// top
module top(
    input clk,              
    input rst,              
    input cyc,              
    input stb,              
    input we,               
	input [3:0] wb_sel,     
    input [31:0] adr,       
    input [31:0] dat_mosi,  
    output reg [31:0] dat_miso,  
    output reg ack,             
    output reg err              
);
Size in the first run: ~2,300 cells after synthesis, about 540 flip-flops.
export LEC_CHECK = 0
export CAP_MARGIN = 5
export CELL_PAD_IN_SITES_GLOBAL_PLACEMENT = 2
export CORE_ASPECT_RATIO = 0.65
export CORE_MARGIN = 2
export CORE_UTILIZATION = 40
export CTS_CLUSTER_DIAMETER = 89
export CTS_CLUSTER_SIZE = 16
export HOLD_SLACK_MARGIN = 0.05
export MAX_ROUTING_LAYER = met4
export PLACE_DENSITY_LB_ADDON = 0.03
export SLEW_MARGIN = 10
create_clock -name core_clock -period 7.07 [get_ports {clk}]
run.sh (not shown) runs the stock make flow with config.mk's settings and CLKGATE_MAP_FILE=.
The starting point ran to the end with violations: setup timing.
Next try:
Settings changed: CAP_MARGIN 5 to 20, CELL_PAD_IN_SITES_GLOBAL_PLACEMENT 2 to unset, CORE_ASPECT_RATIO 0.65 to unset, CTS_CLUSTER_DIAMETER 89 to unset, CTS_CLUSTER_SIZE 16 to unset, HOLD_SLACK_MARGIN 0.05 to unset, MAX_ROUTING_LAYER met4 to unset, PLACE_DENSITY_LB_ADDON 0.03 to unset, SETUP_SLACK_MARGIN set to 0.37, SLEW_MARGIN 10 to 20.
Clock period 7.07 ns to 9.06 ns, I/O delays scaled along.
Effect: The changed run passed the timing, design-rule and antenna checks. Routed wire length decreases by roughly a tenth. Total power decreases by roughly a tenth. Non-clock buffer count shrinks by 91.
Next try:
Settings changed: CORE_UTILIZATION 40 to 62, SETUP_SLACK_MARGIN 0.37 to unset.
Clock period 9.06 ns to 5.03 ns, I/O delays scaled along.
Outcome: The new run completed, yet does not pass: setup timing. Via count grows by 5.9%. Flip-flop count stays the same. Worst hold slack gains 0.069 ns.
Next try:
Settings changed: CORE_UTILIZATION 62 to 40.
Clock period 5.03 ns to 9.06 ns, I/O delays scaled along.
The changed run completed without violations; power fell by well over a third; area after synthesis does not change; critical path depth fell by 1; routed wire length fell by a few percent; non-clock buffer count fell by 220; design area fell by a few percent; first-iteration DRC count fell by roughly a tenth; global-route usage fell by 13 points; count of clock-buffer cells in the layout rose by 11; worst hold slack gets worse by 0.016 ns; core utilization fell by 30 points.

The RTL this note starts from:
==> flow/design.v <==
module matrix_mult
    (   input Clock,
        input reset,  
        input Enable,     
        input [71:0] A,
        input [71:0] B,
        output reg [71:0] C,
        output reg done      
    );
reg signed [7:0] matA [2:0][2:0];
reg signed [7:0] matB [2:0][2:0];
reg signed [7:0] matC [2:0][2:0];
integer i,j,k;   
reg first_cycle;     
reg end_of_mult;     
reg signed [15:0] temp;  
always @(posedge Clock or posedge reset)
begin
    if(reset == 1) begin     
        i = 0;
        j = 0;
        k = 0;
        temp = 0;
        first_cycle = 1;
        end_of_mult = 0;
        done = 0;
        for(i=0;i<=2;i=i+1) begin
            for(j=0;j<=2;j=j+1) begin
                matA[i][j] = 8'd0;
                matB[i][j] = 8'd0;
                matC[i][j] = 8'd0;
            end
        end
    end
    else begin   
        if(Enable == 1)      
            if(first_cycle == 1) begin      
                for(i=0;i<=2;i=i+1) begin
                    for(j=0;j<=2;j=j+1) begin
                        matA[i][j] = A[(i*3+j)*8+:8];
                        matB[i][j] = B[(i*3+j)*8+:8];
                        matC[i][j] = 8'd0;
                    end
                end
                first_cycle = 0;
                end_of_mult = 0;
                temp = 0;
                i = 0;
                j = 0;
                k = 0;
            end
            else if(end_of_mult == 0) begin      
                temp = matA[i][k]*matB[k][j];
                matC[i][j] = matC[i][j] + temp[7:0];     
                if(k == 2) begin
                    k = 0;
                    if(j == 2) begin
                        j = 0;
                        if (i == 2) begin
                            i = 0;
                            end_of_mult = 1;
                        end
                        else
                            i = i + 1;
                    end
                    else
                        j = j+1;
                end
                else
                    k = k+1;
            end
            else if(end_of_mult == 1) begin      
                for(i=0;i<=2;i=i+1) begin    
                    for(j=0;j<=2;j=j+1) begin     
                        C[(i*3+j)*8+:8] = matC[i][j];
                    end
                end
                done = 1;    
            end
    end
end
endmodule
module top(
    input clk,              
    input rst,              
    input cyc,              
    input stb,              
    input we,               
	input [3:0] wb_sel,     
    input [31:0] adr,       
    input [31:0] dat_mosi,  
    output reg [31:0] dat_miso,  
    output reg ack,             
    output reg err              
);
parameter A_OFFSET = 0;     
parameter B_OFFSET = 9;     
parameter C_OFFSET = 18;    
parameter MAT_SIZE = 9;     
parameter INT_WIDTH = 8;  
reg [71:0] A, B;
reg Enable;
reg reset_matrix;
wire [71:0] C;
wire done;
matrix_mult mm_inst(
    .Clock(clk),
    .reset(reset_matrix),
    .Enable(Enable),
    .A(A),
    .B(B),
    .C(C),
    .done(done)
);
always @(posedge clk or posedge rst) begin
    if (rst) begin
        dat_miso <= 32'b0;
        ack <= 0;
        err <= 0;
        reset_matrix <= 1;
        Enable <= 0;
        A <= 72'b0;
        B <= 72'b0;
    end else if (cyc && stb) begin
        ack <= 0;
        err <= 0;
        reset_matrix <= 0;
        if (we && wb_sel[0]) begin
            reset_matrix <= 1;
            if (adr < A_OFFSET+MAT_SIZE) begin
                A[((adr-A_OFFSET)*INT_WIDTH)+:INT_WIDTH] <= dat_mosi[7:0];
                ack <= 1;
            end else if (adr >=B_OFFSET && adr < B_OFFSET+MAT_SIZE) begin
                B[((adr-B_OFFSET)*INT_WIDTH)+:INT_WIDTH] <= dat_mosi[7:0];
                ack <= 1;
            end else begin
                err <= 1;
            end
        end else if (!we) begin
            if (adr >= C_OFFSET && adr < C_OFFSET+MAT_SIZE) begin
                Enable <= 1;
                if (done) begin
                    dat_miso[7:0] <= C[(adr-C_OFFSET)*INT_WIDTH+:INT_WIDTH];
                    ack <= 1;
                    Enable <= 0;
                end
            end else begin
                err <= 1;
            end
        end
    end else begin
        ack <= 0;
        err <= 0;
    end
end
endmodule
Settings: LEC_CHECK=0, ABC_AREA=0, CAP_MARGIN=20, CORE_MARGIN=2, CORE_UTILIZATION=72, CTS_CLUSTER_DIAMETER=267, CTS_CLUSTER_SIZE=15, MIN_ROUTING_LAYER=met1, PLACE_DENSITY_LB_ADDON=0.06, SETUP_SLACK_MARGIN=1.71, SLEW_MARGIN=20; clock period 5.76 ns.
The baseline produced a layout that fails on negative setup slack.
Edit:
Settings changed: ABC_AREA 0 to not set, CORE_UTILIZATION 72 to 68, CTS_CLUSTER_DIAMETER 267 to 356, CTS_CLUSTER_SIZE 15 to 24, MIN_ROUTING_LAYER met1 to not set, PLACE_DENSITY_LB_ADDON 0.06 to not set, SETUP_SLACK_MARGIN 1.71 to -0.7.
Clock period 5.76 ns to 7.49 ns, I/O delays scaled along.
Result: The new run completed and failed the layout checks on negative setup slack. Worst hold slack is worse by 0.0088 ns. Sequential power went down by 23%. Power went down by 31%. Design area went down by 7.4%. Critical path depth went up by 2. Clock skew went down by 0.0066 ns. Routed wire length went down by 18%.
Edit:
Settings changed: CORE_UTILIZATION 68 to 72, CTS_CLUSTER_DIAMETER 356 to not set, CTS_CLUSTER_SIZE 24 to 42, HOLD_SLACK_MARGIN set to -0.09, PLACE_DENSITY_LB_ADDON set to 0.0, SETUP_SLACK_MARGIN -0.7 to 1.46, TNS_END_PERCENT set to 10.
Clock period 7.49 ns to 5.03 ns, I/O delays scaled along.
Result: The new run finished but failed the layout checks on negative setup slack; utilization went up by 12 points; wire length grows by 18%; clock power rose to 2.5 times its value; sequential share of layout area went down by 4.1 points; synthesized cell count stays the same; total power climbs by 84%.
Power and IR drop assume default switching activity.
